## JK
==> flow/design.v <==
module ALU(
    input [31:0] A, B,
    input [2:0] ALUControl,
    output Carry, OverFlow, Zero, Negative,
    output [31:0] Result
);
    wire [31:0] B_inv;
    wire [32:0] Sum_result;
    wire is_sub;
    assign is_sub = (ALUControl == 3'b001);
    assign B_inv = is_sub ? ~B : B;
    assign Sum_result = A + B_inv + is_sub;
    reg [31:0] Result_reg;
    reg Cout_reg, OverFlow_reg;
    always @(*) begin
        Result_reg = 32'h0;
        Cout_reg = 1'b0;
        OverFlow_reg = 1'b0;
        case (ALUControl)
            3'b000: begin  
                Result_reg = Sum_result[31:0];
                Cout_reg = Sum_result[32];
                OverFlow_reg = (A[31] == B[31]) && (Result_reg[31] != A[31]);
            end
            3'b001: begin  
                Result_reg = Sum_result[31:0];
                Cout_reg = Sum_result[32];
                OverFlow_reg = (A[31] != B[31]) && (Result_reg[31] != A[31]);
            end
            3'b010: Result_reg = A & B;    
            3'b011: Result_reg = A | B;    
            3'b100: Result_reg = A ^ B;    
            3'b101: Result_reg = ($signed(A) < $signed(B)) ? 32'b1 : 32'b0;  
            3'b110: Result_reg = A << B[4:0];  
            3'b111: Result_reg = A >> B[4:0];  
            default: Result_reg = 32'h0;
        endcase
    end
    assign Result   = Result_reg;
    assign Zero     = (Result_reg == 32'b0);
    assign Negative = Result_reg[31];
    assign Carry    = Cout_reg;
    assign OverFlow = OverFlow_reg;
endmodule
`timescale 1ns / 1ps
module ALU_ft (
    input              clk,
    input              rst,
    input      [31:0]  A,
    input      [31:0]  B,
    input      [2:0]   ALUControl,
    output reg [31:0]  Result,
    output reg         Zero,
    output reg         Carry,
    output reg         OverFlow,
    output reg         Negative,
    output reg         fault_detected_out
);
    wire [31:0] alu_res;
    wire alu_z, alu_c, alu_v, alu_n;
    ALU u_alu (
        .A(A),
        .B(B),
        .ALUControl(ALUControl),
        .Result(alu_res),
        .Zero(alu_z),
        .Carry(alu_c),
        .OverFlow(alu_v),
        .Negative(alu_n)
    );
    reg [31:0] res_t1;
    reg [31:0] res_t2;
    localparam STAGE1 = 2'b00;
    localparam STAGE2 = 2'b01;
    localparam STAGE3 = 2'b10;
    reg [1:0] state;
    always @(posedge clk or negedge rst) begin
        if (!rst) begin
            state              <= STAGE1;
            fault_detected_out <= 1'b0;
            res_t1             <= 32'b0;
            res_t2             <= 32'b0;
            Result             <= 32'b0;
            Zero               <= 1'b0;
            Carry              <= 1'b0;
            OverFlow           <= 1'b0;
            Negative           <= 1'b0;
        end
        else begin
            case (state)
                STAGE1: begin
                    res_t1 <= alu_res;           
                    fault_detected_out <= 1'b0;
                    state <= STAGE2;
                end
                STAGE2: begin
                    res_t2 <= alu_res;           
                    if (res_t2 == res_t1) begin
                        Result   <= alu_res;
                        Zero     <= alu_z;
                        Carry    <= alu_c;
                        OverFlow <= alu_v;
                        Negative <= alu_n;
                        state    <= STAGE1;
                    end
                    else begin
                        fault_detected_out <= 1'b1;
                        state <= STAGE3;
                    end
                end
                STAGE3: begin
                    Result   <= alu_res;
                    Zero     <= alu_z;
                    Carry    <= alu_c;
                    OverFlow <= alu_v;
                    Negative <= alu_n;
                    state <= STAGE1;
                end
            endcase
        end
    end
endmodule
clock: 6.0 ns
lec_check: 0
abc_area: 1
cap_margin: 30
cell_pad_in_sites_global_placement: 2
core_aspect_ratio: 0.5
core_margin: 2
core_utilization: 37
cts_cluster_diameter: 332
cts_cluster_size: 89
gpl_routability_driven: 0
slew_margin: 30
tns_end_percent: 15
run.sh (not shown) runs the stock make flow with config.mk's settings and CLKGATE_MAP_FILE=.
JK finished end to end and its layout was clean on timing, DRC and antenna.
#### Input delta (MS over JK)
# JK
export LEC_CHECK = 0
export ABC_AREA = 1
export CAP_MARGIN = 30
export CELL_PAD_IN_SITES_GLOBAL_PLACEMENT = 2
export CORE_ASPECT_RATIO = 0.5
export CORE_MARGIN = 2
export CORE_UTILIZATION = 37
export CTS_CLUSTER_DIAMETER = 332
export CTS_CLUSTER_SIZE = 89
export GPL_ROUTABILITY_DRIVEN = 0
export SLEW_MARGIN = 30
export TNS_END_PERCENT = 15
create_clock -name core_clock -period 6.0 [get_ports {clk}]
# MS
export LEC_CHECK = 0
export CAP_MARGIN = 30
export CORE_MARGIN = 2
export CORE_UTILIZATION = 65
export CTS_CLUSTER_DIAMETER = 213
export CTS_CLUSTER_SIZE = 33
export SLEW_MARGIN = 30
create_clock -name core_clock -period 4.85 [get_ports {clk}]
## What came out
[compare] base=JK new=MS: met1 routing resource usage after global routing has increased, area added between synthesis and finish has increased.
Going from JK to MS, utilization +43 points; insertion delay of the later-clocked pin in the worst-skew pair grew by 0.03 ns; number of stages on the worst setup path decreased 5.
The final report for MS shows a completed flow and a layout that fails verification, specifically setup timing.
[inputs] AL vs MS
# MS
export LEC_CHECK = 0
export CAP_MARGIN = 30
export CORE_MARGIN = 2
export CORE_UTILIZATION = 65
export CTS_CLUSTER_DIAMETER = 213
export CTS_CLUSTER_SIZE = 33
export SLEW_MARGIN = 30
create_clock -name core_clock -period 4.85 [get_ports {clk}]
# AL
export LEC_CHECK = 0
export CAP_MARGIN = 30
export CORE_MARGIN = 2
export CORE_UTILIZATION = 63
export CTS_CLUSTER_DIAMETER = 332
export CTS_CLUSTER_SIZE = 100
export SLEW_MARGIN = 30
create_clock -name core_clock -period 6.0 [get_ports {clk}]
==> comparison <==
AL: full flow OK, the timing, DRC and antenna checks passed. Row die height: AL higher / MS lower. AL vs. MS: relative slew slack went down by 17 points. Re tally of filler cells in the layout: AL is 414 up on MS.
The inputs of TR differ from those of AL as listed below.
# AL
export LEC_CHECK = 0
export CAP_MARGIN = 30
export CORE_MARGIN = 2
export CORE_UTILIZATION = 63
export CTS_CLUSTER_DIAMETER = 332
export CTS_CLUSTER_SIZE = 100
export SLEW_MARGIN = 30
create_clock -name core_clock -period 6.0 [get_ports {clk}]
# TR
export LEC_CHECK = 0
export CAP_MARGIN = 30
export CORE_MARGIN = 2
export CORE_UTILIZATION = 40
export SLEW_MARGIN = 30
create_clock -name core_clock -period 6.0 [get_ports {clk}]
[compare] base=AL new=TR: power share of the combinational group has increased, net count after synthesis has remained practically unchanged, count of clock-buffer cells in the layout has increased, setup slack after placement has increased. Looking at worst relative slew slack across AL and TR, the one that comes out higher is TR. Re post-detailed-route DRC marker count: no difference whatsoever between AL and TR. Going from AL to TR, via count shrank by a few percent. Between AL and TR, per-cell via count in the routed design is higher for AL, TR comes in under that. Core utilization is higher on AL. Overall power consumption (TR over AL): increase, 0.89%. TR vs AL — vertical die size rose 25%.

## run A
Starts from the design.v that is shown in full above.
Settings: LEC_CHECK=0, CAP_MARGIN=30, CORE_MARGIN=2, CORE_UTILIZATION=25, SLEW_MARGIN=30; clock period 5.66 ns.
Run A finished every step from synthesis to the final layout, and the layout passed the timing, DRC and antenna checks.
## Diff of input files: run B against run A
# run A
export LEC_CHECK = 0
export CAP_MARGIN = 30
export CORE_MARGIN = 2
export CORE_UTILIZATION = 25
export SLEW_MARGIN = 30
create_clock -name core_clock -period 5.66 [get_ports {clk}]
# run B
export LEC_CHECK = 0
export CAP_MARGIN = 30
export CORE_MARGIN = 2
export CORE_UTILIZATION = 72
export CTS_CLUSTER_DIAMETER = 348
export CTS_CLUSTER_SIZE = 99
export SLEW_MARGIN = 30
create_clock -name core_clock -period 3.22 [get_ports {clk}]
Results
Run B | ERROR | detailed placement
Cell count after synthesis came out exactly the same in run B and run A.
Run B vs run A: height of the die down in run B
The global placement routability congestion reported for run B is greater than that of run A by about 40%.
Relative to run B, the following input files were edited for run C:
# run B
export LEC_CHECK = 0
export CAP_MARGIN = 30
export CORE_MARGIN = 2
export CORE_UTILIZATION = 72
export CTS_CLUSTER_DIAMETER = 348
export CTS_CLUSTER_SIZE = 99
export SLEW_MARGIN = 30
create_clock -name core_clock -period 3.22 [get_ports {clk}]
# run C
export LEC_CHECK = 0
export CAP_MARGIN = 30
export CORE_MARGIN = 2
export CORE_UTILIZATION = 40
export SLEW_MARGIN = 30
create_clock -name core_clock -period 5.66 [get_ports {clk}]
==> results <==
Looking at placement row count, run C sits above run B. Looking at initial core utilization, run C sits 33 points lower than run B does. Delta (run C minus run B): die area moved up; horizontal die size moved up; routability congestion estimate moved down. Run C did not stop at any stage, and its layout met the timing, DRC and antenna checks. The post-synthesis area per instance on run B is in line with that on run C.

RTL: the design.v shown in full above, as it stands there.
Settings: LEC_CHECK=0, CAP_MARGIN=30, CORE_MARGIN=2, CORE_UTILIZATION=70, SETUP_SLACK_MARGIN=0.24, SLEW_MARGIN=30; clock period 1.88 ns.
The first run died in clock tree synthesis.
==> next run, changes <==
--- a/flow/config.mk
+++ b/flow/config.mk
@@ -7,6 +7,5 @@
 export LEC_CHECK = 0
-export CAP_MARGIN = 30
+export CAP_MARGIN = 20
 export CORE_MARGIN = 2
-export CORE_UTILIZATION = 70
-export SETUP_SLACK_MARGIN = 0.24
-export SLEW_MARGIN = 30
+export CORE_UTILIZATION = 66
+export SLEW_MARGIN = 20
==> flow/constraint.sdc (replaced) <==
create_clock -name core_clock -period 4.87 [get_ports {clk}]
set_input_delay 0.9740 -clock core_clock [delete_from_list [all_inputs] [get_ports {clk}]]
set_output_delay 0.9740 -clock core_clock [all_outputs]
set_load 0.01 [all_outputs]
This time the run ran to the end with violations: setup timing.
Area after synthesis stays the same.
Die size went up by a few percent.
Synthesized cell count stays the same.
==> next run, changes <==
--- a/flow/config.mk
+++ b/flow/config.mk
@@ -7,5 +7,8 @@
 export LEC_CHECK = 0
-export CAP_MARGIN = 20
+export CAP_MARGIN = 30
 export CORE_MARGIN = 2
-export CORE_UTILIZATION = 66
-export SLEW_MARGIN = 20
+export CORE_UTILIZATION = 40
+export CTS_CLUSTER_DIAMETER = 332
+export CTS_CLUSTER_SIZE = 84
+export PLACE_DENSITY = 0.41
+export SLEW_MARGIN = 30
==> flow/constraint.sdc (replaced) <==
create_clock -name core_clock -period 6.0 [get_ports {clk}]
set_input_delay 1.2000 -clock core_clock [delete_from_list [all_inputs] [get_ports {clk}]]
set_output_delay 1.2000 -clock core_clock [all_outputs]
set_load 0.01 [all_outputs]
What happened: This time the run completed with no timing, DRC or antenna violations. Cell area fell by 7.8%. Critical path depth rose by 5. Worst hold slack degrades by 0.030 ns. Non-clock buffer count fell by 162. Wire length fell by 4.6%. Sequential power fell by 19%. Register-to-register slack improves by 1.3 ns. Die size rose by 63%. Via count fell by 17%.
==> next run, changes <==
--- a/flow/config.mk
+++ b/flow/config.mk
@@ -7,8 +7,10 @@
 export LEC_CHECK = 0
-export CAP_MARGIN = 30
+export CAP_MARGIN = 40
+export CELL_PAD_IN_SITES_GLOBAL_PLACEMENT = 2
 export CORE_MARGIN = 2
 export CORE_UTILIZATION = 40
-export CTS_CLUSTER_DIAMETER = 332
-export CTS_CLUSTER_SIZE = 84
-export PLACE_DENSITY = 0.41
+export GPL_TIMING_DRIVEN = 0
+export HOLD_SLACK_MARGIN = 0.25
+export MIN_ROUTING_LAYER = met2
 export SLEW_MARGIN = 30
+export TNS_END_PERCENT = 25
After rerunning: This time the run did not get past global routing with GRT-0116; synthesized cell count is unchanged; area after synthesis is unchanged; die area does not change.
==> next run, changes <==
==> flow/config.mk (replaced) <==
export PLATFORM = sky130hd
export DESIGN_NAME = ALU_ft
export DESIGN_NICKNAME = ALU_ft
export VERILOG_FILES = /design/flow/design.v
export SDC_FILE = /design/flow/constraint.sdc
export NUM_CORES = 4
export LEC_CHECK = 0
export CAP_MARGIN = 30
export CORE_ASPECT_RATIO = 0.5
export CORE_MARGIN = 2
export CORE_UTILIZATION = 60
export CTS_CLUSTER_DIAMETER = 332
export CTS_CLUSTER_SIZE = 89
export GPL_ROUTABILITY_DRIVEN = 0
export SLEW_MARGIN = 30
export TNS_END_PERCENT = 15
After rerunning: This time the run finished with timing, DRC and antenna clean; die area shrinks by about 32%; synthesized cell count stays the same; area after synthesis is unchanged.
No activity file was given, so power comes from the tool's default toggle rates.
